job 6962:
## isc_cpu_top
module isc_cpu_top
(
     clk_i
    ,rst_i
    ,rst_rom_i
    ,mode_sel_i
    ,en_w_rom_i
    ,w_rom_addr_i
    ,w_rom_data_i
    ,instruction_i
    ,reg_watcher_o
    ,pc_o
    ,wb_en_o
    ,wb_addr_1_o
    ,wb_data_1_o
    ,wb_addr_2_o
    ,wb_data_2_o
);
export LEC_CHECK = 0
export CAP_MARGIN = 20
export CELL_PAD_IN_SITES_DETAIL_PLACEMENT = 1
export CELL_PAD_IN_SITES_GLOBAL_PLACEMENT = 0
export CORE_ASPECT_RATIO = 0.9
export CORE_MARGIN = 6
export CORE_UTILIZATION = 67
export CTS_CLUSTER_DIAMETER = 98
export CTS_CLUSTER_SIZE = 47
export GPL_ROUTABILITY_DRIVEN = 0
export PLACE_DENSITY = 0.5
export SETUP_SLACK_MARGIN = 2.99
export SLEW_MARGIN = 20
export TNS_END_PERCENT = 45
create_clock -name core_clock -period 21.2 [get_ports {clk_i}]
run.sh (not shown) runs the stock make flow with config.mk's settings and CLKGATE_MAP_FILE=.
Job 6962 did not finish; a tool error ended it in global routing.
diff inputs: job 6962 => job 3237
# job 6962
export LEC_CHECK = 0
export CAP_MARGIN = 20
export CELL_PAD_IN_SITES_DETAIL_PLACEMENT = 1
export CELL_PAD_IN_SITES_GLOBAL_PLACEMENT = 0
export CORE_ASPECT_RATIO = 0.9
export CORE_MARGIN = 6
export CORE_UTILIZATION = 67
export CTS_CLUSTER_DIAMETER = 98
export CTS_CLUSTER_SIZE = 47
export GPL_ROUTABILITY_DRIVEN = 0
export PLACE_DENSITY = 0.5
export SETUP_SLACK_MARGIN = 2.99
export SLEW_MARGIN = 20
export TNS_END_PERCENT = 45
create_clock -name core_clock -period 21.2 [get_ports {clk_i}]
# job 3237
export LEC_CHECK = 0
export CAP_MARGIN = 20
export CORE_MARGIN = 2
export CORE_UTILIZATION = 72
export MAX_ROUTING_LAYER = met4
export PLACE_DENSITY = 0.6
export SETUP_SLACK_MARGIN = 5.0
export SLEW_MARGIN = 20
export TNS_END_PERCENT = 5
create_clock -name core_clock -period 19.1 [get_ports {clk_i}]
Results
- From the logs: job 3237 reached the end of the flow and failed the layout checks with negative setup slack.
- Number of setup buffers added after CTS delta for job 3237 relative to job 6962: 57 lower
- Compared to job 6962, job 3237 has post-cts sizing count 61% lower.
- Summary of the comparison: die area is lower in job 3237, relative to job 6962.
- Looking at pre-CTS setup slack across both flows, job 3237 is the stronger of the two, with job 6962 trailing.
--- input diff job 3237..job 704 ---
# job 3237
export LEC_CHECK = 0
export CAP_MARGIN = 20
export CORE_MARGIN = 2
export CORE_UTILIZATION = 72
export MAX_ROUTING_LAYER = met4
export PLACE_DENSITY = 0.6
export SETUP_SLACK_MARGIN = 5.0
export SLEW_MARGIN = 20
export TNS_END_PERCENT = 5
create_clock -name core_clock -period 19.1 [get_ports {clk_i}]
# job 704
export LEC_CHECK = 0
export CAP_MARGIN = 20
export CORE_MARGIN = 2
export CORE_UTILIZATION = 62
export CTS_CLUSTER_DIAMETER = 262
export PLACE_DENSITY = 0.6
export SLEW_MARGIN = 20
create_clock -name core_clock -period 13.8 [get_ports {clk_i}]
==> results <==
Note that the largest net degree at the start of global routing recorded for job 3237 amounts to 1.19 times the value seen in job 704.
Compared with job 3237, job 704 shows number of buffers created by CTS that has gone up by a few percent.
No crash in job 704: every stage finished, but the layout fails its final checks due to negative setup slack.
Relative to job 704, the following input files were edited for job 2018:
# job 704
export LEC_CHECK = 0
export CAP_MARGIN = 20
export CORE_MARGIN = 2
export CORE_UTILIZATION = 62
export CTS_CLUSTER_DIAMETER = 262
export PLACE_DENSITY = 0.6
export SLEW_MARGIN = 20
create_clock -name core_clock -period 13.8 [get_ports {clk_i}]
# job 2018
export LEC_CHECK = 0
export CAP_MARGIN = 20
export CORE_MARGIN = 2
export CORE_UTILIZATION = 72
export CTS_CLUSTER_DIAMETER = 262
export CTS_CLUSTER_SIZE = 14
export PLACE_DENSITY_LB_ADDON = 0.19
export SETUP_SLACK_MARGIN = 1.4
export SLEW_MARGIN = 20
create_clock -name core_clock -period 9.13 [get_ports {clk_i}]
### Flow results
When job 2018 is set beside job 704, its die size turns out to be about 14% smaller. Taking job 704 over job 2018, the tap cell count ratio works out to 1.16. Of the runs job 2018 and job 704, none of them finished clean. In job 704 the implementation completed, yet the final layout does not meet the checks, the culprit being negative setup slack. On number of top-level pins, job 2018 tracks job 704 almost exactly. The combined global-route utilization of all metal layers reported for job 2018 is greater than that of job 704 by 10 points.
